<file path="flow/design.v">
module Decoder (
input  wire [1:0] IN ,
output reg  [3:0] OUT
);
always @(*)
  begin
  OUT = 4'b0000 ;
    case (IN)
     2'b00 : OUT = 4'b0001 ;
     2'b01 : OUT = 4'b0010 ;          
     2'b10 : OUT = 4'b0100 ;     
     2'b11 : OUT = 4'b1000 ;     
   endcase
 end 
 endmodule
module ARITHMATIC_UNIT
  #(parameter IN_DATA_WIDTH= 16,
              OUT_DATA_WIDTH=16
  )
  (
  input wire      [IN_DATA_WIDTH-1:0]        A,
  input wire      [IN_DATA_WIDTH-1:0]        B,
  input wire      [1:0]                      ALU_FUN,
  input wire                                 Clk,
  input wire                                 RST,
  input wire                                 Arithmaitc_Enable,
  output reg     [OUT_DATA_WIDTH-1:0]       Arith_out,
  output reg                                Arith_Flag,
  output reg                                Carry_out
  );
   reg     [OUT_DATA_WIDTH-1:0]       Arith_out_signal;
   reg     [1:0]                      Arith_Flag_signal;
   wire                              Carry_out_signal;
always@(posedge Clk or negedge RST)
begin
  if(!RST)
    begin
      Arith_out<=0;
      Arith_Flag<=0;
      Carry_out<=0;
    end
  else 
    begin
     Arith_out<=Arith_out_signal;
     Arith_Flag<=Arith_Flag_signal;
     Carry_out<=Carry_out_signal;
    end
end
always@(*)
begin
  Arith_out_signal=16'b0;
  Arith_Flag_signal=1'b0;
  if(Arithmaitc_Enable)
    begin
      case(ALU_FUN)
        2'b00:begin
          Arith_out_signal=A+B;
            Arith_Flag_signal=1'b1;
        end
        2'b01:begin
          Arith_out_signal=A-B;
            Arith_Flag_signal=1'b1;
        end
        2'b10:begin
          Arith_out_signal=A*B;
            Arith_Flag_signal=1'b1;
        end
        2'b11:begin
          Arith_out_signal=(B==0)?32'h0000FFFF:A/B;
            Arith_Flag_signal=1'b1;
        end   
    endcase
    end
    else
      begin
        Arith_out_signal=16'b0;
        Arith_Flag_signal=1'b0;
      end
end
assign  Carry_out_signal= Arith_out_signal[IN_DATA_WIDTH];
endmodule
module LOGIC_UNIT
   #(parameter IN_DATA_WIDTH= 16,
              OUT_DATA_WIDTH=16
  )
  (
  input wire      [IN_DATA_WIDTH-1:0]        A,
  input wire      [IN_DATA_WIDTH-1:0]        B,
  input wire      [1:0]                      ALU_FUN,
  input wire                                 Clk,
  input wire                                 RST,
  input wire                                 LOGIC_Enable,
  output reg     [OUT_DATA_WIDTH-1:0]        LOGICAL_out,
  output reg                                 LOGICAL_Flag
  );
  reg [OUT_DATA_WIDTH-1:0]        LOGICAL_out_signal;
  reg                             LOGICAL_Flag_siganl;
  always@(posedge Clk or negedge RST)
  begin
    if(!RST)
      begin
      LOGICAL_out<=16'b0;
      LOGICAL_Flag<=1'b0;
      end
    else
      begin
      LOGICAL_out<=LOGICAL_out_signal;
      LOGICAL_Flag<=LOGICAL_Flag_siganl;
      end
  end
  always@(*)
  begin
    LOGICAL_Flag_siganl=1'b0;
    LOGICAL_out_signal=16'b0;
    if(LOGIC_Enable)
      begin
        case(ALU_FUN)
           2'b00 : begin
              LOGICAL_out_signal = A & B ;
              LOGICAL_Flag_siganl = 1'b1 ;              
		      end
          2'b01 : begin
              LOGICAL_out_signal = A | B ;
              LOGICAL_Flag_siganl = 1'b1 ;           
		      end
         2'b10 : begin
              LOGICAL_out_signal = ~(A & B) ;
              LOGICAL_Flag_siganl = 1'b1 ;           
		      end
         2'b11 : begin
              LOGICAL_out_signal = ~(A | B) ;
              LOGICAL_Flag_siganl = 1'b1 ;           
		      end
		    endcase
		   end
		   else
		     begin
		        LOGICAL_Flag_siganl=1'b0;
            LOGICAL_out_signal=16'b0;
		       end
		end
		endmodule
module SHIFT_UNIT  
   #(parameter IN_DATA_WIDTH= 16,
              OUT_DATA_WIDTH=16
  )
  (
  input wire      [IN_DATA_WIDTH-1:0]        A,
  input wire      [IN_DATA_WIDTH-1:0]        B,
  input wire      [1:0]                      ALU_FUN,
  input wire                                 Clk,
  input wire                                 RST,
  input wire                                 SHIFT_Enable,
  output reg     [OUT_DATA_WIDTH-1:0]        SHIFT_OUT,
  output reg                                 SHIFT_FLAG
  );
  reg [OUT_DATA_WIDTH-1:0]        SHIFT_OUT_SIGNAL;
  reg                             SHIFT_FLAG_SIGNAL;
  always@(posedge Clk or negedge RST)
  begin
    if(!RST)
      begin
        SHIFT_OUT<=16'b0;
        SHIFT_FLAG<=1'b0;
      end
    else
      begin
      SHIFT_OUT<=SHIFT_OUT_SIGNAL;
      SHIFT_FLAG<=SHIFT_FLAG_SIGNAL;
      end
  end
  always@(*)
  begin 
    SHIFT_OUT_SIGNAL = 1'b0 ;
    SHIFT_FLAG_SIGNAL = 1'b0 ;
	if(SHIFT_Enable)
      case (ALU_FUN)
      2'b00 : begin
              SHIFT_OUT_SIGNAL = A >> 1  ;
              SHIFT_FLAG_SIGNAL = 1'b1 ;              
		      end
      2'b01 : begin
              SHIFT_OUT_SIGNAL = A << 1 ;
              SHIFT_FLAG_SIGNAL = 1'b1 ;           
		      end
      2'b10 : begin
              SHIFT_OUT_SIGNAL = B >> 1 ;
              SHIFT_FLAG_SIGNAL = 1'b1 ;           
		      end
      2'b11 : begin
              SHIFT_OUT_SIGNAL = B << 1 ;
              SHIFT_FLAG_SIGNAL = 1'b1 ;           
		      end
      endcase
	else
	 begin
      SHIFT_OUT_SIGNAL = 1'b0 ;
      SHIFT_FLAG_SIGNAL = 1'b0 ;
     end
 end
 endmodule
module CMP_UNIT 
  #(parameter IN_DATA_WIDTH= 16,
              OUT_DATA_WIDTH=16
  )
    (
  input wire      [IN_DATA_WIDTH-1:0]        A,
  input wire      [IN_DATA_WIDTH-1:0]        B,
  input wire      [1:0]                      ALU_FUN,
  input wire                                 Clk,
  input wire                                 RST,
  input wire                                 CMP_Enable,
  output reg     [OUT_DATA_WIDTH-1:0]        CMP_out,
  output reg                                 CMP_Flag
  );
  reg [OUT_DATA_WIDTH-1:0]        CMP_out_signal;
  reg                             CMP_Flag_siganl;
  always@(posedge Clk or negedge RST)
  begin
    if(!RST)
      begin
        CMP_out<=16'b0;
        CMP_Flag<=1'b0; 
      end
    else
      begin
      CMP_out<=CMP_out_signal;
      CMP_Flag<=CMP_Flag_siganl;
      end
  end
  always@(*)
  begin
    CMP_Flag_siganl=1'b0;
    CMP_out_signal=16'b0;
    if(CMP_Enable)
      begin
        case(ALU_FUN)
           2'b00 : begin
              CMP_out_signal = 16'b0  ;
              CMP_Flag_siganl = 1'b1 ;              
		               end
           2'b01 : begin
              CMP_Flag_siganl = 1'b1 ;  
              if (A==B)
                CMP_out_signal = 16'b1;
              else
                CMP_out_signal = 16'b0;			  
		               end
          2'b10 : begin
              CMP_Flag_siganl = 1'b1 ;  
              if (A>B)
                CMP_out_signal = 16'b10;
              else
                CMP_out_signal = 16'b0;			  
		              end
          2'b11 : begin
              CMP_Flag_siganl = 1'b1 ; 
              if (A<B)
                CMP_out_signal = 16'b11;
              else
                CMP_out_signal = 16'b0;			  
		              end
		         endcase
		     end
		   else
		     begin
		        CMP_Flag_siganl=1'b0;
            CMP_out_signal=16'b0;
		       end
		end
		endmodule
module ALU_TOP 
  #(parameter INDATA_WIDTH=16,
              Arithmatic_width=INDATA_WIDTH+INDATA_WIDTH,
              Logic_Width= INDATA_WIDTH,
              Shift_Width=INDATA_WIDTH,
              CMP_Width=3
  )
(
input wire [INDATA_WIDTH-1:0]           A,
input wire [INDATA_WIDTH-1:0]           B,
input wire [3:0]                        ALU_FUN,
input wire                              CLK,
input wire                              RST,
output wire [Arithmatic_width-1:0]      Arith_OUT,
output wire [Logic_Width-1:0]           Logic_OUT,
output wire [Shift_Width-1:0]           Shift_OUT,
output wire [CMP_Width-1:0]             CMP_OUT,
output wire                             Arith_FLAG,
output wire                             Carry_OUT,
output wire                             Logic_FLAG,
output wire                             Shift_FLAG,
output wire                             CMP_FLAG
);
wire                  Arith_enable ;
wire                  Logic_enable ;
wire                  Shift_enable ;
wire                  CMP_enable ;
Decoder mapping_Decoder(
.IN(ALU_FUN[3:2]),
.OUT({Shift_enable,CMP_enable,Logic_enable,Arith_enable})
);
ARITHMATIC_UNIT #(.IN_DATA_WIDTH(INDATA_WIDTH),.OUT_DATA_WIDTH(Arithmatic_width))mapping_Arith
(
.A(A),
.B(B),
.ALU_FUN(ALU_FUN[1:0]),
.Clk(CLK),
.RST(RST),
.Arithmaitc_Enable(Arith_enable),
.Arith_out(Arith_OUT),
.Arith_Flag(Arith_FLAG),
.Carry_out(Carry_OUT)
);
LOGIC_UNIT #(.IN_DATA_WIDTH(INDATA_WIDTH),.OUT_DATA_WIDTH(Logic_Width))mapping_Logic
(
.A(A),
.B(B),
.ALU_FUN(ALU_FUN[1:0]),
.Clk(CLK),
.RST(RST),
.LOGIC_Enable(Logic_enable),
.LOGICAL_out(Logic_OUT),
.LOGICAL_Flag(Logic_FLAG)
);
SHIFT_UNIT  #(.IN_DATA_WIDTH(INDATA_WIDTH),.OUT_DATA_WIDTH(Shift_Width))mapping_Shift
(
.A(A),
.B(B),
.ALU_FUN(ALU_FUN[1:0]),
.Clk(CLK),
.RST(RST),
.SHIFT_Enable(Shift_enable),
.SHIFT_OUT(Shift_OUT),
.SHIFT_FLAG(Shift_FLAG)
);
CMP_UNIT #(.IN_DATA_WIDTH(INDATA_WIDTH),.OUT_DATA_WIDTH(CMP_Width))mapping_Cmp
(
.A(A),
.B(B),
.ALU_FUN(ALU_FUN[1:0]),
.Clk(CLK),
.RST(RST),
.CMP_Enable(CMP_enable),
.CMP_out(CMP_OUT),
.CMP_Flag(CMP_FLAG)
);
endmodule
</file>
<file path="flow/run.sh">
#!/bin/bash
# the make line also repeats each setting of config.mk as NAME=value (left out here)
make -C /OpenROAD-flow-scripts/flow DESIGN_CONFIG=/design/flow/config.mk WORK_HOME=/design/flow/orfs CLKGATE_MAP_FILE= finish
</file>
<file path="flow/config.mk">
export PLATFORM = sky130hd
export DESIGN_NAME = ALU_TOP
export DESIGN_NICKNAME = ALU_TOP
export VERILOG_FILES = /design/flow/design.v
export SDC_FILE = /design/flow/constraint.sdc
export NUM_CORES = 4
export LEC_CHECK = 0
export ABC_AREA = 1
export CAP_MARGIN = 20
export CELL_PAD_IN_SITES_GLOBAL_PLACEMENT = 2
export CORE_MARGIN = 2
export CORE_UTILIZATION = 30
export GPL_ROUTABILITY_DRIVEN = 1
export SLEW_MARGIN = 20
</file>
<file path="flow/constraint.sdc">
create_clock -name core_clock -period 67.5 [get_ports {CLK}]
set_input_delay 13.5000 -clock core_clock [delete_from_list [all_inputs] [get_ports {CLK}]]
set_output_delay 13.5000 -clock core_clock [all_outputs]
set_load 0.01 [all_outputs]
</file>
==> out/qor.csv, run 1 <==
stage,metric,value,unit
die,die width,350,um
synth,Synth Flop Type,dfrtp_1,
global_routing,total global routing overflow,0,
layout,area delta synth->final,58.8,%
status,Failing Checks,setup timing,
setup_path,CP Data Required Time,67.73,ns
setup_path,Worst Path Max Fanout,8,
synth,syn avg cell area,6.40,um^2
detailed_routing,Post-Route WL,156000,um
synth,# Cells Yosys,5611,
sta,final setup fails,7,
synth,cell type with the largest total area,ha_1,
cts,Clock Sinks,70,
cts,CTS max path bufs,2,
synth,Top non-seq family,adder cells,
global_routing,first-pass GRT wire length,236000,um
synth,Synth Seq Share,4.88,%
synth,yosys xor share,7.80,%
synth,Async SR Flop Fraction,100,%
setup_path,max incr delay on CP,0.37,ns
synth,Synth top cell by count,nand2_1,
sta,RSZ-0062 raised after global routing,true,
hold_path,worst min path class,in2async,
sta,Slew headroom,32.4,%
sta,max-slew violations,0,
sta,post-route setup slack,-15.31,ns
die,initial core utilization,30.3,%
synth,number of enable flip-flop cells,0,
sta,Slew @ Worst Pin,1.01,ns
global_routing,largest net degree at the start of global routing,50,
setup_path,Startpoint Class,input pin,
detailed_routing,WL/cell,17.0,um
synth,AO/OA Area Share,15.7,%
detailed_routing,DRT antenna net count,0,
run,tool warnings,66,
placement,post-DP HPWL,121000,um
cts,CTS buffer count,9,
synth,Synth Cell Area,35900,um^2
die,Die Area,123000,um^2
synth,MUX share of area,0,%
synth,yosys simple share,28.8,%
setup_path,CP startpoint,B[0],
layout,post-layout net count,8354,
die,Site Rows,126,
cts,"CTS clk-pin slew, worst paths",0.08,ns
setup_path,worst setup path end,mapping_Arith.Arith_out[0]$_DFF_PN0_,
sta,final hold violation count,0,
cts,H-tree levels,3,
sta,fin crit period,82.81,ns
sta,"Period Utilization, post-route",123,%
detailed_routing,# DRC,0,
detailed_routing,vias per cell,4.57,
status,outcome,failed layout checks,
cts,CTS tree,built,
setup_path,slowest cell on the critical path,ha_1,
detailed_routing,via count,41933,
synth,synthesis area per yosys,35900,um^2
synth,Synth top cells by count,"nand2_1, inv_1, ha_1",
die,Ports,110,
synth,"top cells, area","ha_1, nand2_1, fa_1",
placement,global placement routability congestion,0.867,
setup_path,"most used cell, CP",nand2_2,
global_routing,Total Routing Usage GR,25.0,%
synth,Synth cell types,76,
die,core area,118000,um^2
setup_path,Critical Path End Type,register,
global_routing,antenna violations before repair,9,
setup_path,Worst EP arrival,83.04,ns
synth,Max-area cell share,19.0,%
sta,Achievable Freq,12.1,MHz
detailed_routing,Pre-antenna DRT Iters,7,
detailed_routing,initial DRC count,2053,
setup_path,WP buf/inv,167,
synth,Cells after Synth,5611,
synth,flops out of synthesis,70,
setup_path,critical path class,in2reg,
cts,Clock Tree Root,clkbuf_16,
synth,yosys warning tally,5,
setup_path,"delay-heaviest family, CP",AND-OR/OR-AND gates,
placement,worst slack at placement,-19.44,ns
setup_path,WP depth,635,
global_routing,number of global-route vias before repair,41040,
run,maxcap violations,0,
placement,IO Port Bufs,108,
die,Die Span Y,350,um
synth,fa+ha+maj area frac,29.9,%
## cell type report
cell class / count / area [um^2]
fill: 12290 / 61300
multi-input combinational: 4370 / 32800
timing repair buffer: 2106 / 16300
inverter: 1015 / 3930
tap: 1600 / 2000
sequential: 70 / 1750
clock buffer: 10 / 239
clock inverter: 6 / 68.8
timing repair inverter: 2 / 8.76
antenna: 2 / 5.00
## metal layers
metal	share of wire, %	global-route usage (%)	routed length (um)
met2	47	42.5	73400
met1	48	34.2	74100
met5	0.010	0	16
met4	1.5	4.38	2380
met3	3.9	2.66	6050
## per-stage QoR
| stage | TNS (ns) | area, um^2 | instances | util [%] | hold slack, ns |
|---|---|---|---|---|---|
| floorplan | -103.37 | 37300 | 5627 | - | 13.20 |
| global placement | -81.89 | 51100 | 8747 | 43.1 | 13.42 |
| detailed placement | -90.63 | 51100 | 8747 | 43.1 | 13.42 |
| CTS | -65.14 | 54000 | 9022 | 45.6 | 12.98 |
| global route | -102.29 | 57000 | 9179 | 48.2 | 13.01 |
| finish | -61.62 | 57000 | 9181 | 48.2 | 13.00 |
## timing repair
action	CTS	global route
resized	167	542
gates cloned	7	2
setup endpoints to repair	8	9
pin swaps	200	455
buffers inserted	252	158
hold buffers	0	0
==> run 2: changes to the inputs <==
Settings changed: ABC_AREA 1 to not set, CELL_PAD_IN_SITES_GLOBAL_PLACEMENT 2 to not set, CORE_UTILIZATION 30 to 72, CTS_CLUSTER_DIAMETER set to 361, GPL_ROUTABILITY_DRIVEN 1 to not set, PLACE_DENSITY set to 0.63, TNS_END_PERCENT set to 5.
Clock period 67.5 ns to 89.5 ns, I/O delays scaled along.
==> run 2 against run 1 <==
  * Area after synthesis decreased by 3.5%
  * Synthesized cell count shrank 18%
  * The flow now stops in 4_1_cts
  * Die area fell by 59%
==> out/qor.csv, run 2 <==
stage,metric,value,unit
synth,Synth Cell Area,34700,um^2
status,outcome,stopped before the end,
die,core area,47600,um^2
synth,cell type with the largest total area,ha_1,
die,Ports,110,
synth,Max-area cell share,19.7,%
synth,Synth cell types,119,
synth,Top non-seq family,adder cells,
synth,"top cells, area","ha_1, fa_1, nor2_1",
die,Die Area,49900,um^2
synth,Cells after Synth,4596,
status,stop err,"[ERROR DPL-0038] Utilization greater than 100%, impossible to legalize",
synth,Synth Flop Type,dfrtp_1,
synth,AO/OA Area Share,24.8,%
synth,Async SR Flop Fraction,100,%
synth,MUX share of area,4.37,%
die,Site Rows,80,
synth,yosys xor share,6.38,%
synth,synthesis area per yosys,34700,um^2
synth,fa+ha+maj area frac,31.0,%
placement,placed inst area,46500,um^2
status,Last stage,4_1_cts,
die,die width,223,um
synth,syn avg cell area,7.54,um^2
placement,post-DP HPWL,140000,um
die,Die Span Y,223,um
synth,Synth Seq Share,5.05,%
placement,global placement routability congestion,1.06,
placement,IO Port Bufs,108,
synth,Synth top cells by count,"ha_1, nor2_1, nand2_1",
synth,yosys simple share,22.5,%
die,initial core utilization,72.7,%
synth,yosys warning tally,5,
synth,# Cells Yosys,4596,
synth,number of enable flip-flop cells,0,
synth,Synth top cell by count,ha_1,
synth,flops out of synthesis,70,
-- run 2: per-stage QoR --
step | cells | setup WS (ns)
floorplan | 4612 | -11.44
global placement | 6480 | -6.69
detailed placement | 6480 | -13.89
==> run 3: changes to the inputs <==
Settings changed: ABC_AREA set to 1, CORE_UTILIZATION 72 to 58, CTS_CLUSTER_DIAMETER 361 to not set, PLACE_DENSITY 0.63 to not set, TNS_END_PERCENT 5 to not set.
Clock period 89.5 ns to 67.0 ns, I/O delays scaled along.
==> run 3 against run 2 <==
  * The flow stops in 5_1_grt
  * Area after synthesis rose by 3.7%
  * Die area rose by 28%
  * Synthesized cell count rose by 22%
==> out/qor.csv, run 3 <==
stage,metric,value,unit
die,Die Span Y,253,um
synth,# Cells Yosys,5611,
status,stop err,[ERROR GRT-0232] Routing congestion too high. Check the congestion heatmap in the GUI.,
synth,Synth Flop Type,dfrtp_1,
synth,yosys warning tally,5,
global_routing,Total Routing Usage GR,78.5,%
synth,"top cells, area","ha_1, nand2_1, fa_1",
die,core area,61500,um^2
die,die width,253,um
cts,Clock Tree Root,clkbuf_16,
placement,IO Port Bufs,108,
placement,post-DP HPWL,98600,um
cts,H-tree levels,3,
die,Die Area,64000,um^2
synth,yosys xor share,7.80,%
synth,Cells after Synth,5611,
synth,Top non-seq family,adder cells,
status,Last stage,5_1_grt,
synth,MUX share of area,0,%
synth,cell type with the largest total area,ha_1,
global_routing,total global routing overflow,126,
synth,Async SR Flop Fraction,100,%
synth,flops out of synthesis,70,
die,initial core utilization,58.4,%
synth,AO/OA Area Share,15.7,%
die,Ports,110,
placement,global placement routability congestion,0.997,
synth,yosys simple share,28.8,%
synth,number of enable flip-flop cells,0,
synth,fa+ha+maj area frac,29.9,%
synth,Synth Cell Area,35900,um^2
synth,Max-area cell share,19.0,%
cts,CTS max path bufs,2,
synth,synthesis area per yosys,35900,um^2
synth,Synth top cells by count,"nand2_1, inv_1, ha_1",
cts,CTS buffer count,9,
synth,Synth top cell by count,nand2_1,
synth,syn avg cell area,6.40,um^2
status,outcome,stopped before the end,
die,Site Rows,91,
synth,Synth cell types,76,
cts,Clock Sinks,70,
synth,Synth Seq Share,4.88,%
-- run 3: what timing repair did --
item | CTS
gates resized | 165
cloned | 9
buffers inserted | 336
pin swaps | 203
endpoints found under the setup margin | 8
hold buffers | 0
-- run 3: through the flow --
stage                     setup slack (ns)  std cells  area, um^2
after floorplan                     -21.98       5627       37300
after detailed placement            -18.18       7828       49200
after global placement              -15.34       7828       49200
after CTS                           -15.35       8188       52800
-- run 3: routing by layer --
layer / GRT overflow / track usage [%]
met4: 53 / 76.7
met5: 1 / 47.5
met1: 3 / 77.7
met2: 68 / 93.1
met3: 1 / 65.7
==> run 4: changes to the inputs <==
Settings changed: ABC_AREA 1 to not set, CAP_MARGIN 20 to 25, CELL_PAD_IN_SITES_GLOBAL_PLACEMENT set to 1, CORE_UTILIZATION 58 to 40, CTS_CLUSTER_SIZE set to 58, HOLD_SLACK_MARGIN set to 0.29.
Clock period 67.0 ns to 134.0 ns, I/O delays scaled along.
==> run 4 against run 3 <==
  * Now clean on timing, DRC and antenna
  * Die area is 39% higher
  * Area after synthesis down 3.5%
  * Synthesized cell count shrank 18%
==> out/qor.csv, run 4 <==
stage,metric,value,unit
synth,Synth Cell Area,34700,um^2
die,Ports,110,
synth,Async SR Flop Fraction,100,%
global_routing,GR Util met2,47.4,%
run,tool warnings,63,
global_routing,Total Routing Usage GR,28.7,%
layout,Final Core Density,43.9,%
synth,number of enable flip-flop cells,0,
setup_path,"most used cell, CP",o21a_1,
cts,CTS tree,built,
placement,post-DP HPWL,101000,um
setup_path,Worst EP arrival,125.77,ns
synth,AO/OA Area Share,24.8,%
cts,"CTS clk-pin slew, worst paths",0.07,ns
setup_path,critical path class,in2reg,
cts,CTS max path bufs,2,
die,core area,85500,um^2
detailed_routing,DRT antenna net count,0,
global_routing,busiest grt layer,met2,
global_routing,first-pass GRT wire length,199000,um
die,Die Span Y,298,um
cts,CTS buffer count,9,
sta,final setup fails,0,
global_routing,grt met1 use,40.7,%
detailed_routing,initial DRC count,2162,
cts,H-tree levels,3,
synth,flops out of synthesis,70,
sta,Slew headroom,33.7,%
global_routing,total global routing overflow,0,
setup_path,slowest cell on the critical path,or4_1,
detailed_routing,WL/cell,22.4,um
setup_path,worst setup path end,mapping_Arith.Arith_out[0]$_DFF_PN0_,
synth,yosys xor share,6.38,%
sta,setup TNS,0,ns
synth,syn avg cell area,7.54,um^2
synth,Top non-seq family,adder cells,
synth,"top cells, area","ha_1, fa_1, nor2_1",
global_routing,antenna violations before repair,5,
global_routing,largest net degree at the start of global routing,47,
detailed_routing,Pre-antenna DRT Iters,5,
setup_path,WP depth,429,
die,die width,298,um
die,Site Rows,107,
layout,area delta synth->final,8.32,%
synth,fa+ha+maj area frac,31.0,%
detailed_routing,Post-Route WL,129000,um
synth,Synth Flop Type,dfrtp_1,
hold_path,worst min path class,in2async,
synth,# Cells Yosys,4596,
setup_path,Startpoint Class,input pin,
setup_path,Worst Path Max Fanout,40,
synth,yosys simple share,22.5,%
synth,Synth top cell by count,ha_1,
setup_path,CP Data Required Time,134.25,ns
sta,final hold violation count,0,
sta,max-slew violations,0,
synth,yosys warning tally,5,
layout,post-layout net count,5422,
status,outcome,no timing/DRC/antenna violations,
sta,"Period Utilization, post-route",93.7,%
cts,Clock Tree Root,clkbuf_16,
sta,final hold slack,26.36,ns
cts,Clock Sinks,70,
detailed_routing,vias per cell,5.84,
die,Die Area,89000,um^2
setup_path,WP buf/inv,19,
detailed_routing,# DRC,0,
global_routing,number of global-route vias before repair,33337,
cts,# hold bufs at CTS,0,
global_routing,GRT met3 Usage,2.54,%
sta,Achievable Freq,7.97,MHz
placement,placed cells,5772,
synth,Synth Seq Share,5.05,%
setup_path,Critical Path End Type,register,
synth,Cells after Synth,4596,
setup_path,"delay-heaviest family, CP",AND-OR/OR-AND gates,
setup_path,max incr delay on CP,0.69,ns
placement,global placement routability congestion,0.888,
layout,non-filler instance count after layout,5792,
synth,MUX share of area,4.37,%
placement,IO Port Bufs,108,
synth,synthesis area per yosys,34700,um^2
run,maxcap violations,0,
sta,fin crit period,125.52,ns
detailed_routing,via count,33814,
layout,fillcell total,8887,
synth,cell type with the largest total area,ha_1,
setup_path,CP startpoint,A[4],
sta,RSZ-0062 raised after global routing,false,
synth,Synth cell types,119,
sta,Slew @ Worst Pin,0.984,ns
synth,Synth top cells by count,"ha_1, nor2_1, nand2_1",
die,initial core utilization,40.5,%
synth,Max-area cell share,19.7,%
[run 4: repair_timing]
action	in CTS	in global routing
resized	0	13
endpoints found under the hold margin	0	0
setup endpoints to repair	0	1
buffers inserted	0	3
[run 4: metal layers]
| layer | wire, um | share of wire, % |
|---|---|---|
| met5 | 36 | 0.028 |
| met1 | 62900 | 49 |
| met3 | 5660 | 4.4 |
| met4 | 2260 | 1.7 |
| met2 | 58600 | 45 |
[run 4: layout make-up]
type,count,area (um^2),share of cell area (%)
inverter,342,1280,3.42
antenna,1,2.50,0.00667
sequential,70,1750,4.67
timing repair buffer,190,1690,4.50
multi-input combinational,4029,31100,82.8
clock inverter,6,86.3,0.230
tap,1144,1430,3.81
clock buffer,10,229,0.610
[run 4: metrics by stage]
| step | area, um^2 | worst slack [ns] |
|---|---|---|
| finish | 37500 | 8.48 |
| global route | 37500 | 0.142 |
| CTS | 37500 | 7.62 |
| detailed placement | 37100 | 7.46 |
| global placement | 37100 | 8.79 |
| floorplan | 34700 | 15.73 |
==> run 5: changes to the inputs <==
Settings changed: CAP_MARGIN 25 to 20, CELL_PAD_IN_SITES_GLOBAL_PLACEMENT 1 to not set, CORE_UTILIZATION 40 to 70, CTS_CLUSTER_SIZE 58 to not set, HOLD_SLACK_MARGIN 0.29 to not set, MAX_ROUTING_LAYER set to met4.
Clock period 134.0 ns to 95.7 ns, I/O delays scaled along.
==> run 5 against run 4 <==
  * The run now fails in 4_1_cts
  * Synthesized cell count stayed put
  * Area after synthesis stayed put
  * Die area is 42% lower
==> out/qor.csv, run 5 <==
stage,metric,value,unit
status,outcome,stopped before the end,
status,Last stage,4_1_cts,
status,stop err,"[ERROR DPL-0038] Utilization greater than 100%, impossible to legalize",
synth,yosys xor share,6.38,%
placement,post-DP HPWL,120000,um
die,Die Span Y,227,um
placement,IO Port Bufs,108,
synth,AO/OA Area Share,24.8,%
synth,Synth Seq Share,5.05,%
synth,Cells after Synth,4596,
synth,syn avg cell area,7.54,um^2
synth,Max-area cell share,19.7,%
die,die width,227,um
synth,Synth top cells by count,"ha_1, nor2_1, nand2_1",
synth,cell type with the largest total area,ha_1,
synth,Synth top cell by count,ha_1,
die,Ports,110,
die,Die Area,51300,um^2
placement,global placement routability congestion,1.07,
synth,# Cells Yosys,4596,
synth,synthesis area per yosys,34700,um^2
synth,Synth cell types,119,
synth,Top non-seq family,adder cells,
synth,Synth Cell Area,34700,um^2
synth,yosys warning tally,5,
die,core area,49000,um^2
placement,worst slack at placement,-6.93,ns
synth,MUX share of area,4.37,%
synth,fa+ha+maj area frac,31.0,%
synth,flops out of synthesis,70,
synth,Async SR Flop Fraction,100,%
synth,Synth Flop Type,dfrtp_1,
synth,"top cells, area","ha_1, fa_1, nor2_1",
synth,yosys simple share,22.5,%
synth,number of enable flip-flop cells,0,
die,initial core utilization,70.8,%
die,Site Rows,81,
-- run 5: through the flow --
stage / instances / cell area, um^2
detailed placement: 6340 / 45200
floorplan: 4612 / 36000
global placement: 6340 / 45200
==> run 6: changes to the inputs <==
Settings changed: ABC_AREA set to 1, CELL_PAD_IN_SITES_DETAIL_PLACEMENT set to 2, CORE_ASPECT_RATIO set to 0.86, CORE_MARGIN 2 to 3, CORE_UTILIZATION 70 to 35, CTS_CLUSTER_SIZE set to 10, GPL_TIMING_DRIVEN set to 1, MAX_ROUTING_LAYER met4 to not set, PLACE_DENSITY_LB_ADDON set to 0.11, TNS_END_PERCENT set to 10.
Clock period 95.7 ns to 92.6 ns, I/O delays scaled along.
==> run 6 against run 5 <==
  * The run fails in 5_1_grt
  * Synthesized cell count is 22% higher
  * Area after synthesis is 3.7% higher
  * Die area up 110%
==> out/qor.csv, run 6 <==
stage,metric,value,unit
status,outcome,stopped before the end,
status,Last stage,5_1_grt,
status,stop err,[ERROR GRT-0232] Routing congestion too high. Check the congestion heatmap in the GUI.,
synth,synthesis area per yosys,35900,um^2
synth,flops out of synthesis,70,
synth,Top non-seq family,adder cells,
die,Die Span Y,303,um
synth,Synth Seq Share,4.88,%
placement,IO Port Bufs,108,
die,core area,101000,um^2
synth,syn avg cell area,6.40,um^2
synth,yosys xor share,7.80,%
synth,yosys simple share,28.8,%
die,Die Area,107000,um^2
synth,cell type with the largest total area,ha_1,
global_routing,Total Routing Usage GR,80.7,%
synth,Max-area cell share,19.0,%
synth,MUX share of area,0,%
synth,AO/OA Area Share,15.7,%
synth,number of enable flip-flop cells,0,
synth,Synth Flop Type,dfrtp_1,
die,die width,351,um
synth,Cells after Synth,5611,
synth,# Cells Yosys,5611,
synth,Synth cell types,76,
cts,H-tree levels,3,
die,initial core utilization,35.4,%
placement,post-DP HPWL,151000,um
synth,Synth top cells by count,"nand2_1, inv_1, ha_1",
global_routing,total global routing overflow,572,
cts,CTS buffer count,9,
synth,Synth Cell Area,35900,um^2
synth,"top cells, area","ha_1, nand2_1, fa_1",
cts,# hold bufs at CTS,0,
die,Site Rows,108,
synth,yosys warning tally,5,
die,Ports,110,
synth,Async SR Flop Fraction,100,%
cts,Clock Sinks,70,
synth,Synth top cell by count,nand2_1,
placement,global placement routability congestion,0.901,
placement,placed inst area,41600,um^2
synth,fa+ha+maj area frac,29.9,%
cts,Clock Tree Root,clkbuf_16,
cts,CTS max path bufs,2,
## run 6: stage by stage
step,setup slack (ns),instances
4_1_cts,-2.03,7641
3_5_place_dp,-11.08,7308
3_3_place_gp,-0.217,7308
2_1_floorplan,-2.67,5627
## run 6: metal layers
| layer | GRT usage, % | overflow |
|---|---|---|
| met4 | 80.7 | 151 |
| met5 | 39.7 | 4 |
| met2 | 95.2 | 352 |
| met1 | 79.9 | 40 |
| met3 | 68.8 | 25 |
## run 6: repair_timing
action	in CTS
setup buffers	308
cloned	9
pin swaps	209
endpoints found under the setup margin	4
gates resized	348
==> run 7: changes to the inputs <==
Settings changed: CELL_PAD_IN_SITES_GLOBAL_PLACEMENT set to 3, CORE_ASPECT_RATIO 0.86 to not set, CORE_MARGIN 3 to 2, CORE_UTILIZATION 35 to 66, CTS_CLUSTER_DIAMETER set to 278, CTS_CLUSTER_SIZE 10 to 58, GPL_ROUTABILITY_DRIVEN set to 0, GPL_TIMING_DRIVEN 1 to not set, HOLD_SLACK_MARGIN set to 0.29, MIN_ROUTING_LAYER set to met2, PLACE_DENSITY_LB_ADDON 0.11 to 0.12, SLEW_MARGIN 20 to 0, TNS_END_PERCENT 10 to 85.
Clock period 92.6 ns to 134.0 ns, I/O delays scaled along.
==> run 7 against run 6 <==
  * The run fails in 3_1_place_gp_skip_io
  * Synthesized cell count is the same
  * Die area is 47% lower
  * Area after synthesis did not move
==> out/qor.csv, run 7 <==
stage,metric,value,unit
status,outcome,stopped before the end,
status,Last stage,3_1_place_gp_skip_io,
status,stop err,[ERROR FLW-0024] Place density exceeds 1.0 (current PLACE_DENSITY_LB_ADDON =  0.12). Please check if the value of  PLACE_DENSITY_LB_ADDON is between 0 and 0.99.,
synth,Synth cell types,76,
synth,fa+ha+maj area frac,29.9,%
synth,flops out of synthesis,70,
synth,Synth top cell by count,nand2_1,
die,Site Rows,85,
die,Die Span Y,237,um
synth,Synth Flop Type,dfrtp_1,
synth,AO/OA Area Share,15.7,%
synth,Synth Cell Area,35900,um^2
die,initial core utilization,66.8,%
die,Die Area,56300,um^2
synth,Cells after Synth,5611,
die,core area,53800,um^2
synth,"top cells, area","ha_1, nand2_1, fa_1",
synth,cell type with the largest total area,ha_1,
synth,# Cells Yosys,5611,
synth,Top non-seq family,adder cells,
synth,synthesis area per yosys,35900,um^2
synth,Synth Seq Share,4.88,%
synth,number of enable flip-flop cells,0,
synth,MUX share of area,0,%
synth,yosys warning tally,5,
synth,Max-area cell share,19.0,%
synth,Synth top cells by count,"nand2_1, inv_1, ha_1",
die,die width,237,um
synth,yosys xor share,7.80,%
synth,yosys simple share,28.8,%
synth,syn avg cell area,6.40,um^2
synth,Async SR Flop Fraction,100,%
==> run 8: changes to the inputs <==
Settings changed: CAP_MARGIN 20 to 10, CELL_PAD_IN_SITES_DETAIL_PLACEMENT 2 to not set, CELL_PAD_IN_SITES_GLOBAL_PLACEMENT 3 to 0, CORE_UTILIZATION 66 to 57, CTS_CLUSTER_DIAMETER 278 to 343, CTS_CLUSTER_SIZE 58 to not set, GPL_ROUTABILITY_DRIVEN 0 to not set, GPL_TIMING_DRIVEN set to 1, HOLD_SLACK_MARGIN 0.29 to not set, MIN_ROUTING_LAYER met2 to met1, PLACE_DENSITY_LB_ADDON 0.12 to not set, SETUP_SLACK_MARGIN set to -2.0, SLEW_MARGIN 0 to 20, TNS_END_PERCENT 85 to not set.
Clock period 134.0 ns to 84.8 ns, I/O delays scaled along.
==> run 8 against run 7 <==
  * Synthesized cell count unchanged
  * Area after synthesis unchanged
  * Die area increased by 16%
  * Now fails the layout checks on setup timing
==> out/qor.csv, run 8 <==
stage,metric,value,unit
setup_path,Startpoint Class,input pin,
setup_path,max incr delay on CP,0.38,ns
sta,Achievable Freq,11.3,MHz
setup_path,"delay-heaviest family, CP",AND-OR/OR-AND gates,
setup_path,WP buf/inv,150,
run,tool warnings,66,
detailed_routing,Post-Route WL,137000,um
global_routing,busiest grt layer,met2,
cts,H-tree levels,3,
synth,Synth Flop Type,dfrtp_1,
global_routing,Total Routing Usage GR,37.4,%
synth,Synth Cell Area,35900,um^2
synth,cell type with the largest total area,ha_1,
setup_path,slowest cell on the critical path,o311a_1,
synth,yosys warning tally,5,
sta,final hold violation count,0,
global_routing,GR Util met2,63.2,%
sta,post-route setup slack,-3.84,ns
die,initial core utilization,57.3,%
placement,post-DP HPWL,96800,um
synth,fa+ha+maj area frac,29.9,%
sta,"Period Utilization, post-route",105,%
synth,Synth Seq Share,4.88,%
sta,setup TNS,-5.36,ns
synth,Synth top cell by count,nand2_1,
die,Die Span Y,255,um
detailed_routing,# DRC,0,
synth,AO/OA Area Share,15.7,%
synth,yosys simple share,28.8,%
layout,area delta synth->final,44.4,%
hold_path,worst min path class,in2async,
run,maxcap violations,0,
sta,max-slew violations,0,
detailed_routing,vias per cell,5.47,
setup_path,worst setup path end,mapping_Arith.Arith_out[0]$_DFF_PN0_,
setup_path,Worst Path Max Fanout,8,
global_routing,GRT met3 Usage,6.08,%
synth,Cells after Synth,5611,
setup_path,CP Data Required Time,85.00,ns
synth,Top non-seq family,adder cells,
cts,CTS tree,built,
status,Failing Checks,setup timing,
cts,Clock Tree Root,clkbuf_16,
synth,# Cells Yosys,5611,
cts,CTS max path bufs,2,
die,Ports,110,
cts,Clock Sinks,70,
synth,Synth top cells by count,"nand2_1, inv_1, ha_1",
synth,Max-area cell share,19.0,%
detailed_routing,DRT antenna net count,0,
synth,Synth cell types,76,
setup_path,"most used cell, CP",nand2_2,
layout,Final Core Density,82.7,%
die,Die Area,65100,um^2
synth,yosys xor share,7.80,%
global_routing,total global routing overflow,0,
synth,syn avg cell area,6.40,um^2
placement,worst slack at placement,-4.46,ns
placement,global placement routability congestion,0.961,
global_routing,number of global-route vias before repair,39184,
layout,post-layout net count,7867,
setup_path,critical path class,in2reg,
status,outcome,failed layout checks,
synth,synthesis area per yosys,35900,um^2
sta,final hold slack,16.76,ns
die,Site Rows,92,
placement,IO Port Bufs,108,
detailed_routing,Pre-antenna DRT Iters,5,
detailed_routing,via count,43465,
die,core area,62700,um^2
sta,final setup fails,2,
layout,fillcell total,4304,
detailed_routing,WL/cell,17.2,um
global_routing,antenna violations before repair,4,
setup_path,WP depth,642,
global_routing,largest net degree at the start of global routing,71,
cts,"CTS clk-pin slew, worst paths",0.07,ns
cts,CTS buffer count,9,
global_routing,first-pass GRT wire length,196000,um
synth,MUX share of area,0,%
die,die width,255,um
synth,"top cells, area","ha_1, nand2_1, fa_1",
detailed_routing,initial DRC count,3196,
setup_path,Worst EP arrival,88.84,ns
setup_path,Critical Path End Type,register,
synth,Async SR Flop Fraction,100,%
sta,Slew @ Worst Pin,1.14,ns
sta,RSZ-0062 raised after global routing,true,
sta,Slew headroom,23.9,%
global_routing,grt met1 use,47.9,%
sta,fin crit period,88.64,ns
setup_path,CP startpoint,B[7],
synth,number of enable flip-flop cells,0,
synth,flops out of synthesis,70,
==> run 8: per-stage QoR <==
step                      instance area [um^2]  std cells
after global routing                     51900       7938
after floorplan                          37100       5627
after CTS                                48600       7774
after global placement                   47700       7699
after detailed placement                 47700       7699
final                                    51900       7939
==> run 8: repair_timing <==
action / 4_1_cts / 5_1_grt
hold buffers: 0 / 0
endpoints found under the hold margin: 0 / 0
endpoints found under the setup margin: 2 / 5
cloned: 4 / 5
pin swaps: 44 / 516
setup buffers: 56 / 167
resized: 40 / 581
==> run 8: per-layer routing <==
layer	vias to the layer above	part of all wire (%)
met1	20023	40
met5	-	0
met2	1966	46
met4	0	5.6
met3	571	8.6
li1	20905	-
==> run 8: cell type report <==
type | count | area, um^2 | area share (%)
multi-input cells | 4372 | 32300 | 62.3
flip-flops and latches | 70 | 1750 | 3.38
diodes | 1 | 2.50 | 0.00482
clock buffers | 10 | 239 | 0.461
clock inverters | 6 | 45.0 | 0.0868
inverters | 1015 | 3900 | 7.52
well taps | 846 | 1060 | 2.04
repair buffers | 1616 | 12500 | 24.1
repair inverters | 3 | 16.3 | 0.0314
==> run 9: changes to the inputs <==
Settings changed: ABC_AREA 1 to 0, CORE_UTILIZATION 57 to 68, CTS_CLUSTER_SIZE set to 35, MAX_ROUTING_LAYER set to met4.
Clock period 84.8 ns to 89.1 ns, I/O delays scaled along.
==> run 9 against run 8 <==
  * Die area decreased by 19%
  * The flow now stops in 5_1_grt
  * Area after synthesis decreased by 3.5%
  * Synthesized cell count decreased by 18%
==> out/qor.csv, run 9 <==
stage,metric,value,unit
placement,global placement routability congestion,1.06,
status,Last stage,5_1_grt,
die,Ports,110,
cts,Clock Tree Root,clkbuf_16,
synth,Async SR Flop Fraction,100,%
synth,Cells after Synth,4596,
synth,cell type with the largest total area,ha_1,
global_routing,Total Routing Usage GR,99.5,%
synth,flops out of synthesis,70,
synth,"top cells, area","ha_1, fa_1, nor2_1",
synth,MUX share of area,4.37,%
synth,Max-area cell share,19.7,%
synth,Synth cell types,119,
placement,worst slack at placement,-12.54,ns
die,Die Span Y,230,um
cts,CTS buffer count,9,
die,die width,230,um
cts,Clock Sinks,70,
die,initial core utilization,68.9,%
die,core area,50300,um^2
placement,placed cells,6522,
synth,Synth Seq Share,5.05,%
synth,yosys simple share,22.5,%
synth,synthesis area per yosys,34700,um^2
synth,syn avg cell area,7.54,um^2
synth,Top non-seq family,adder cells,
die,Site Rows,82,
status,outcome,stopped before the end,
die,Die Area,52800,um^2
status,stop err,[ERROR GRT-0116] Global routing finished with congestion. Check the congestion regions in the DRC Viewer.,
placement,IO Port Bufs,108,
synth,Synth Flop Type,dfrtp_1,
cts,CTS max path bufs,2,
synth,# Cells Yosys,4596,
synth,yosys warning tally,5,
global_routing,total global routing overflow,2408,
synth,AO/OA Area Share,24.8,%
synth,number of enable flip-flop cells,0,
placement,post-DP HPWL,122000,um
synth,yosys xor share,6.38,%
synth,Synth Cell Area,34700,um^2
synth,Synth top cells by count,"ha_1, nor2_1, nand2_1",
synth,Synth top cell by count,ha_1,
synth,fa+ha+maj area frac,31.0,%
cts,H-tree levels,3,
run 9: through the flow:
step / instance area (um^2) / setup TNS [ns]
after global placement: 46500 / -13.52
after detailed placement: 46500 / -29.05
after floorplan: 36000 / -27.33
after CTS: 48600 / -20.42
run 9: timing repair:
item	4_1_cts
gates resized	200
cloned	3
hold buffers	0
pin swaps	121
endpoints found under the setup margin	4
buffers inserted	104
run 9: per-layer routing:
layer / overflow / track usage [%]
met2: 1561 / 114
met5: - / -
met3: 155 / 89.1
met4: 516 / 104
met1: 176 / 92.6
==> run 10: changes to the inputs <==
Settings changed: ABC_AREA 0 to not set, CAP_MARGIN 10 to 20, CELL_PAD_IN_SITES_GLOBAL_PLACEMENT 0 to not set, CORE_ASPECT_RATIO set to 0.91, CORE_UTILIZATION 68 to 72, CTS_CLUSTER_DIAMETER 343 to 222, CTS_CLUSTER_SIZE 35 to 100, GPL_TIMING_DRIVEN 1 to not set, MAX_ROUTING_LAYER met4 to not set, MIN_ROUTING_LAYER met1 to not set, PLACE_DENSITY set to 0.8, SETUP_SLACK_MARGIN -2.0 to not set, TNS_END_PERCENT set to 40.
Clock period 89.1 ns to 75.3 ns, I/O delays scaled along.
==> run 10 against run 9 <==
  * The flow stops in 3_5_place_dp
  * Area after synthesis is the same
  * Synthesized cell count is the same
  * Die area shrank 5.5%
==> out/qor.csv, run 10 <==
stage,metric,value,unit
status,outcome,stopped before the end,
status,Last stage,3_5_place_dp,
status,stop err,[ERROR DPL-0033] detailed placement checks failed during check placement.,
synth,Synth Seq Share,5.05,%
synth,# Cells Yosys,4596,
die,Ports,110,
synth,synthesis area per yosys,34700,um^2
die,Die Span Y,213,um
placement,IO Port Bufs,108,
synth,Synth top cell by count,ha_1,
synth,yosys xor share,6.38,%
synth,fa+ha+maj area frac,31.0,%
synth,Top non-seq family,adder cells,
placement,global placement routability congestion,1.06,
synth,Synth top cells by count,"ha_1, nor2_1, nand2_1",
die,initial core utilization,73.0,%
synth,AO/OA Area Share,24.8,%
synth,Cells after Synth,4596,
synth,number of enable flip-flop cells,0,
synth,yosys simple share,22.5,%
die,Site Rows,76,
synth,MUX share of area,4.37,%
synth,syn avg cell area,7.54,um^2
synth,Async SR Flop Fraction,100,%
synth,yosys warning tally,5,
synth,Synth cell types,119,
synth,Synth Flop Type,dfrtp_1,
die,core area,47500,um^2
synth,"top cells, area","ha_1, fa_1, nor2_1",
synth,flops out of synthesis,70,
synth,Synth Cell Area,34700,um^2
synth,cell type with the largest total area,ha_1,
die,Die Area,49900,um^2
die,die width,234,um
synth,Max-area cell share,19.7,%
## run 10: per-stage QoR
stage             area, um^2  setup slack (ns)
global placement       46900            -18.28
floorplan              36000            -22.68
==> run 11: changes to the inputs <==
Settings changed: CORE_ASPECT_RATIO 0.91 to not set, CTS_CLUSTER_DIAMETER 222 to 216, CTS_CLUSTER_SIZE 100 to not set, PLACE_DENSITY 0.8 to not set, PLACE_DENSITY_LB_ADDON set to 0.3, TNS_END_PERCENT 40 to 5.
Clock period 75.3 ns to 75.2 ns, I/O delays scaled along.
==> run 11 against run 10 <==
  * Synthesized cell count is the same
  * Die area hardly changed
  * Area after synthesis unchanged
  * The run again fails in 3_5_place_dp
==> out/qor.csv, run 11 <==
stage,metric,value,unit
synth,Cells after Synth,4596,
die,Ports,110,
synth,MUX share of area,4.37,%
die,core area,47600,um^2
synth,synthesis area per yosys,34700,um^2
die,die width,223,um
placement,IO Port Bufs,108,
synth,Top non-seq family,adder cells,
status,outcome,stopped before the end,
synth,Synth Cell Area,34700,um^2
status,stop err,[ERROR DPL-0033] detailed placement checks failed during check placement.,
synth,Max-area cell share,19.7,%
synth,flops out of synthesis,70,
synth,Synth top cell by count,ha_1,
status,Last stage,3_5_place_dp,
synth,yosys warning tally,5,
synth,Synth Flop Type,dfrtp_1,
synth,cell type with the largest total area,ha_1,
synth,Synth cell types,119,
synth,syn avg cell area,7.54,um^2
synth,Synth Seq Share,5.05,%
die,Die Span Y,223,um
die,Site Rows,80,
synth,yosys simple share,22.5,%
synth,# Cells Yosys,4596,
synth,Async SR Flop Fraction,100,%
synth,yosys xor share,6.38,%
die,Die Area,49900,um^2
placement,global placement routability congestion,1.08,
synth,"top cells, area","ha_1, fa_1, nor2_1",
synth,Synth top cells by count,"ha_1, nor2_1, nand2_1",
synth,number of enable flip-flop cells,0,
synth,AO/OA Area Share,24.8,%
synth,fa+ha+maj area frac,31.0,%
die,initial core utilization,72.7,%
## run 11: through the flow
stage,cells,instance area (um^2)
2_1_floorplan,4612,35900
3_3_place_gp,6519,46800
==> run 12: changes to the inputs <==
Settings changed: CORE_UTILIZATION 72 to 56, CTS_CLUSTER_DIAMETER 216 to not set, PLACE_DENSITY_LB_ADDON 0.3 to not set, TNS_END_PERCENT 5 to not set.
Clock period 75.2 ns to 56.8 ns, I/O delays scaled along.
==> run 12 against run 11 <==
  * Now fails the layout checks on setup timing
  * Area after synthesis unchanged
  * Synthesized cell count unchanged
  * Die area up 28%
==> out/qor.csv, run 12 <==
stage,metric,value,unit
synth,number of enable flip-flop cells,0,
cts,Clock Sinks,70,
status,outcome,failed layout checks,
global_routing,grt met1 use,54.9,%
cts,Clock Tree Root,clkbuf_16,
die,Site Rows,91,
setup_path,CP Data Required Time,57.09,ns
synth,flops out of synthesis,70,
global_routing,first-pass GRT wire length,214000,um
sta,post-route setup slack,-35.28,ns
synth,Synth Flop Type,dfrtp_1,
setup_path,max incr delay on CP,0.57,ns
global_routing,number of global-route vias before repair,40541,
global_routing,GRT met3 Usage,9.88,%
synth,Synth top cells by count,"ha_1, nor2_1, nand2_1",
setup_path,"most used cell, CP",o21a_1,
detailed_routing,initial DRC count,4151,
synth,Async SR Flop Fraction,100,%
setup_path,CP startpoint,B[1],
setup_path,"delay-heaviest family, CP",AND-OR/OR-AND gates,
synth,MUX share of area,4.37,%
layout,FF/Latch Area,1750,um^2
global_routing,total global routing overflow,0,
setup_path,WP depth,436,
detailed_routing,Pre-antenna DRT Iters,8,
detailed_routing,WL/cell,21.2,um
placement,global placement routability congestion,1.01,
synth,Synth Seq Share,5.05,%
synth,"top cells, area","ha_1, fa_1, nor2_1",
global_routing,GR Util met2,66.5,%
synth,cell type with the largest total area,ha_1,
setup_path,Startpoint Class,input pin,
detailed_routing,via count,43254,
global_routing,busiest grt layer,met2,
status,Failing Checks,setup timing,
sta,final setup fails,9,
synth,syn avg cell area,7.54,um^2
layout,post-layout net count,6985,
sta,Achievable Freq,10.9,MHz
sta,Slew @ Worst Pin,1.16,ns
run,maxcap violations,0,
detailed_routing,DRT antenna net count,0,
synth,yosys xor share,6.38,%
placement,worst slack at placement,-35.72,ns
die,core area,61500,um^2
placement,post-DP HPWL,109000,um
synth,Max-area cell share,19.7,%
sta,RSZ-0062 raised after global routing,true,
synth,yosys simple share,22.5,%
detailed_routing,Post-Route WL,148000,um
sta,max-slew violations,0,
sta,fin crit period,92.08,ns
setup_path,slowest cell on the critical path,or4_4,
detailed_routing,vias per cell,6.17,
synth,yosys warning tally,5,
setup_path,critical path class,in2reg,
placement,IO Port Bufs,108,
synth,Synth cell types,119,
setup_path,Worst Path Max Fanout,10,
synth,Cells after Synth,4596,
sta,"Period Utilization, post-route",162,%
global_routing,Total Routing Usage GR,42.3,%
layout,area delta synth->final,49.7,%
synth,synthesis area per yosys,34700,um^2
synth,fa+ha+maj area frac,31.0,%
sta,Slew headroom,22.5,%
synth,Synth top cell by count,ha_1,
cts,CTS max path bufs,2,
die,Die Span Y,253,um
cts,CTS tree,built,
setup_path,Worst EP arrival,92.37,ns
global_routing,largest net degree at the start of global routing,63,
cts,"CTS clk-pin slew, worst paths",0.08,ns
setup_path,worst setup path end,mapping_Arith.Arith_out[0]$_DFF_PN0_,
cts,CTS buffer count,9,
layout,fillcell total,3850,
setup_path,WP buf/inv,23,
die,Die Area,63900,um^2
layout,Comb gate area,33800,um^2
run,tool warnings,66,
synth,Synth Cell Area,34700,um^2
sta,final hold violation count,0,
synth,AO/OA Area Share,24.8,%
setup_path,Critical Path End Type,register,
layout,Final Core Density,84.4,%
hold_path,worst min path class,in2async,
cts,H-tree levels,3,
die,die width,253,um
die,initial core utilization,56.4,%
die,Ports,110,
synth,Top non-seq family,adder cells,
synth,# Cells Yosys,4596,
global_routing,antenna violations before repair,8,
detailed_routing,# DRC,0,
==> run 12: through the flow <==
| step | cell area (um^2) | hold slack [ns] | std cells | setup TNS (ns) |
|---|---|---|---|---|
| after floorplan | 36300 | 11.06 | 4612 | -194.83 |
| after global placement | 47700 | 11.32 | 6748 | -168.68 |
| after detailed placement | 47700 | 11.33 | 6748 | -184.83 |
| after CTS | 48900 | 10.90 | 6820 | -169.42 |
| after global routing | 51900 | 10.92 | 7004 | -205.86 |
| final | 51900 | 10.90 | 7005 | -181.14 |
==> run 12: routing by layer <==
layer	vias up	routed length [um]
li1	19714	-
met1	20408	57400
met2	2446	64600
met3	680	17000
met4	6	9200
met5	-	41
==> run 12: timing repair <==
item	CTS	global route
hold buffers	0	0
buffers inserted	54	179
pin swaps	59	284
resized	86	362
endpoints found under the setup margin	9	10
gates cloned	2	3
==> run 12: cell type report <==
| type | count | area share (%) |
|---|---|---|
| Tap cell | 790 | 1.91 |
| Clock buffer | 9 | 0.434 |
| Multi-Input combinational cell | 4031 | 65.1 |
| Clock inverter | 7 | 0.135 |
| Antenna cell | 5 | 0.0241 |
| Inverter | 342 | 2.48 |
| Timing Repair Buffer | 1751 | 26.6 |
| Sequential cell | 70 | 3.38 |
==> run 13: changes to the inputs <==
Settings changed: ABC_AREA set to 1, CAP_MARGIN 20 to 10, CELL_PAD_IN_SITES_GLOBAL_PLACEMENT set to 3, CORE_ASPECT_RATIO set to 1.5, CORE_MARGIN 2 to 5, CORE_UTILIZATION 56 to 39, CTS_CLUSTER_DIAMETER set to 92, GPL_ROUTABILITY_DRIVEN set to 1, GPL_TIMING_DRIVEN set to 0, MAX_ROUTING_LAYER set to met4, MIN_ROUTING_LAYER set to met2, SETUP_SLACK_MARGIN set to -2.0, SLEW_MARGIN 20 to 40, TNS_END_PERCENT set to 70.
Clock period 56.8 ns to 137.0 ns, I/O delays scaled along.
==> run 13 against run 12 <==
  * The run now finishes clean
  * Critical endpoint unchanged
  * Flip-flop count stayed put
  * Die area is 54% higher
==> out/qor.csv, run 13 <==
stage,metric,value,unit
synth,yosys warning tally,5,
detailed_routing,WL/cell,19.9,um
layout,FF/Latch Area,1750,um^2
cts,"CTS clk-pin slew, worst paths",0.07,ns
setup_path,critical path class,in2reg,
synth,yosys xor share,7.80,%
global_routing,first-pass GRT wire length,209000,um
placement,post-DP HPWL,111000,um
run,tool warnings,64,
setup_path,"most used cell, CP",nand2_1,
die,Site Rows,136,
setup_path,Worst Path Max Fanout,30,
synth,Synth top cell by count,nand2_1,
run,maxcap violations,0,
sta,Achievable Freq,7.90,MHz
setup_path,CP startpoint,B[8],
detailed_routing,via count,50972,
detailed_routing,initial DRC count,10003,
sta,final setup fails,0,
die,core area,91500,um^2
synth,Async SR Flop Fraction,100,%
synth,fa+ha+maj area frac,29.9,%
synth,MUX share of area,0,%
sta,Slew headroom,33.5,%
synth,Cells after Synth,5611,
hold_path,worst min path class,in2async,
sta,final hold violation count,0,
synth,syn avg cell area,6.40,um^2
layout,Comb gate area,29700,um^2
synth,# Cells Yosys,5611,
layout,non-filler instance count after layout,6943,
die,Die Span Y,382,um
synth,number of enable flip-flop cells,0,
synth,Synth top cells by count,"nand2_1, inv_1, ha_1",
placement,placed cells,6917,
cts,Clock Sinks,70,
setup_path,max incr delay on CP,0.59,ns
sta,max-slew violations,0,
layout,Finished Cell Area,39300,um^2
placement,global placement routability congestion,1.04,
setup_path,Startpoint Class,input pin,
setup_path,Critical Path End Type,register,
synth,cell type with the largest total area,ha_1,
setup_path,Worst EP arrival,126.74,ns
detailed_routing,vias per cell,7.34,
die,Ports,110,
setup_path,WP depth,678,
cts,CTS tree,built,
cts,H-tree levels,3,
placement,placed inst area,38800,um^2
synth,yosys simple share,28.8,%
global_routing,Total Routing Usage GR,42.9,%
placement,IO Port Bufs,107,
synth,flops out of synthesis,70,
detailed_routing,# DRC,0,
setup_path,CP Data Required Time,137.23,ns
synth,Synth Cell Area,35900,um^2
cts,Clock Tree Root,clkbuf_16,
cts,CTS max path bufs,2,
sta,final hold slack,26.83,ns
sta,fin crit period,126.51,ns
detailed_routing,Post-Route WL,138000,um
status,outcome,no timing/DRC/antenna violations,
detailed_routing,DRT antenna net count,0,
setup_path,"delay-heaviest family, CP",AND-OR/OR-AND gates,
synth,AO/OA Area Share,15.7,%
synth,"top cells, area","ha_1, nand2_1, fa_1",
global_routing,number of global-route vias before repair,52206,
cts,CTS buffer count,9,
synth,synthesis area per yosys,35900,um^2
global_routing,antenna violations before repair,1,
synth,Max-area cell share,19.0,%
detailed_routing,Pre-antenna DRT Iters,11,
setup_path,WP buf/inv,172,
sta,Slew @ Worst Pin,0.996,ns
setup_path,worst setup path end,mapping_Arith.Arith_out[0]$_DFF_PN0_,
die,Die Area,98400,um^2
synth,Synth cell types,76,
sta,"Period Utilization, post-route",92.3,%
global_routing,largest net degree at the start of global routing,53,
layout,fillcell total,10105,
die,die width,258,um
layout,post-layout net count,6527,
layout,area delta synth->final,9.29,%
synth,Synth Seq Share,4.88,%
setup_path,slowest cell on the critical path,clkdlybuf4s50_1,
synth,Top non-seq family,adder cells,
die,initial core utilization,39.2,%
global_routing,total global routing overflow,0,
synth,Synth Flop Type,dfrtp_1,
run 13: routing by layer:
metal	up-vias	part of all wire, %	track usage [%]
met5	-	0	-
met4	0	13	9.92
met3	1524	35	49.3
met2	12778	52	54.5
met1	18578	0	-
li1	18092	-	-
run 13: cell type report:
type | count | area share (%)
clock inverters | 6 | 0.175
multi-input cells | 4368 | 75.6
inverters | 1015 | 9.93
plain buffers | 161 | 2.06
diodes | 18 | 0.115
flip-flops and latches | 70 | 4.46
well taps | 1173 | 3.74
clock buffers | 10 | 0.583
repair buffers | 122 | 3.36
run 13: through the flow:
step | setup TNS [ns] | setup WS, ns | utilization, %
6_report | 0 | 10.49 | 42.9
5_1_grt | -1.93 | -1.93 | 42.8
4_1_cts | 0 | 3.26 | 42.7
3_5_place_dp | 0 | 3.26 | 42.4
3_3_place_gp | 0 | 2.48 | 42.1
2_1_floorplan | 0 | 25.27 | -
run 13: what timing repair did:
action	4_1_cts	5_1_grt
hold buffers	0	0
endpoints found under the setup margin	0	3
endpoints found under the hold margin	0	0
resized	0	68
setup buffers	0	4
==> run 14: changes to the inputs <==
Settings changed: ABC_AREA 1 to not set, CAP_MARGIN 10 to 20, CELL_PAD_IN_SITES_GLOBAL_PLACEMENT 3 to not set, CORE_ASPECT_RATIO 1.5 to not set, CORE_MARGIN 5 to 2, CORE_UTILIZATION 39 to 58, CTS_CLUSTER_DIAMETER 92 to not set, GPL_ROUTABILITY_DRIVEN 1 to not set, GPL_TIMING_DRIVEN 0 to not set, MAX_ROUTING_LAYER met4 to not set, MIN_ROUTING_LAYER met2 to not set, SETUP_SLACK_MARGIN -2.0 to not set, SLEW_MARGIN 40 to 20, TNS_END_PERCENT 70 to not set.
Clock period 137.0 ns to 86.1 ns, I/O delays scaled along.
==> run 14 against run 13 <==
  * The layout now fails its checks (setup timing)
  * First-iteration DRC count down 52%
  * Critical path depth is 220 lower
  * Area after synthesis is 3.5% lower
  * Worst hold slack lost 9.8 ns
  * Design area increased by 30%
  * Critical endpoint unchanged
==> out/qor.csv, run 14 <==
stage,metric,value,unit
synth,number of enable flip-flop cells,0,
die,core area,59000,um^2
layout,post-layout net count,6943,
sta,final setup fails,4,
status,Failing Checks,setup timing,
global_routing,largest net degree at the start of global routing,71,
detailed_routing,via count,43967,
global_routing,Total Routing Usage GR,44.8,%
placement,global placement routability congestion,1.01,
synth,Top non-seq family,adder cells,
synth,yosys simple share,22.5,%
sta,final hold slack,17.01,ns
sta,Slew @ Worst Pin,1.16,ns
sta,post-route setup slack,-12.11,ns
cts,CTS buffer count,9,
cts,Clock Tree Root,clkbuf_16,
synth,Max-area cell share,19.7,%
synth,Synth top cell by count,ha_1,
sta,max-slew violations,0,
cts,CTS tree,built,
setup_path,"delay-heaviest family, CP",AND-OR/OR-AND gates,
synth,yosys xor share,6.38,%
sta,RSZ-0062 raised after global routing,true,
synth,Synth Seq Share,5.05,%
status,outcome,failed layout checks,
cts,CTS max path bufs,2,
global_routing,antenna violations before repair,5,
die,Site Rows,89,
setup_path,WP buf/inv,77,
synth,Async SR Flop Fraction,100,%
synth,syn avg cell area,7.54,um^2
hold_path,worst min path class,in2async,
synth,Synth Cell Area,34700,um^2
setup_path,CP startpoint,A[10],
synth,"top cells, area","ha_1, fa_1, nor2_1",
setup_path,Critical Path End Type,register,
global_routing,number of global-route vias before repair,42334,
layout,non-filler instance count after layout,6944,
die,initial core utilization,58.7,%
synth,# Cells Yosys,4596,
setup_path,Startpoint Class,input pin,
run,tool warnings,66,
synth,synthesis area per yosys,34700,um^2
detailed_routing,WL/cell,21.8,um
cts,H-tree levels,3,
synth,Cells after Synth,4596,
sta,fin crit period,98.21,ns
detailed_routing,initial DRC count,4827,
layout,fillcell total,3406,
detailed_routing,# DRC,0,
setup_path,slowest cell on the critical path,or4_4,
die,Die Area,61700,um^2
setup_path,critical path class,in2reg,
global_routing,first-pass GRT wire length,224000,um
synth,flops out of synthesis,70,
synth,Synth cell types,119,
synth,AO/OA Area Share,24.8,%
synth,MUX share of area,4.37,%
cts,"CTS clk-pin slew, worst paths",0.07,ns
sta,"Period Utilization, post-route",114,%
placement,IO Port Bufs,108,
run,maxcap violations,0,
synth,cell type with the largest total area,ha_1,
sta,Slew headroom,22.8,%
detailed_routing,DRT antenna net count,0,
setup_path,CP Data Required Time,86.34,ns
sta,setup TNS,-29.86,ns
cts,# hold bufs at CTS,0,
global_routing,total global routing overflow,0,
detailed_routing,vias per cell,6.33,
synth,fa+ha+maj area frac,31.0,%
synth,Synth top cells by count,"ha_1, nor2_1, nand2_1",
setup_path,Worst Path Max Fanout,16,
placement,worst slack at placement,-12.26,ns
synth,Synth Flop Type,dfrtp_1,
setup_path,max incr delay on CP,0.54,ns
setup_path,"most used cell, CP",o21a_1,
layout,area delta synth->final,47.1,%
sta,Achievable Freq,10.2,MHz
placement,placed cells,6686,
die,Die Span Y,248,um
die,die width,248,um
sta,final hold violation count,0,
detailed_routing,Post-Route WL,151000,um
synth,yosys warning tally,5,
placement,post-DP HPWL,108000,um
setup_path,WP depth,458,
setup_path,Worst EP arrival,98.45,ns
cts,Clock Sinks,70,
setup_path,worst setup path end,mapping_Arith.Arith_out[0]$_DFF_PN0_,
die,Ports,110,
detailed_routing,Pre-antenna DRT Iters,7,
==> run 14: final cells by class <==
cell class	instances	area [um^2]	area share (%)
Tap cell	773	967	1.90
Multi-Input combinational cell	4029	33400	65.5
Clock buffer	10	229	0.449
Inverter	342	1280	2.52
Timing Repair Buffer	1711	13300	26.0
Sequential cell	70	1750	3.44
Clock inverter	6	93.8	0.184
Antenna cell	3	7.51	0.0147
==> run 14: through the flow <==
stage                     util [%]  instance area (um^2)
final                         86.4                 51000
after global routing          86.4                 51000
after CTS                     83.4                 49200
after detailed placement      80.2                 47300
after global placement        80.2                 47300
after floorplan                  -                 36200
==> run 14: repair_timing <==
action                     CTS  global route
setup endpoints to repair    4             5
cloned                       0             1
pin swaps                  116           180
gates resized              122           218
buffers inserted           132           106
==> run 14: metal layers <==
layer  track usage, %  vias up  wire length (um)  share of wire (%)
met4             24.6        4             11200                7.4
met3             10.7      863             18600                 12
met1             56.8    20607             56800                 38
li1                 -    19605                 -                  -
met5                0        -                50              0.033
met2             70.1     2888             64500                 43
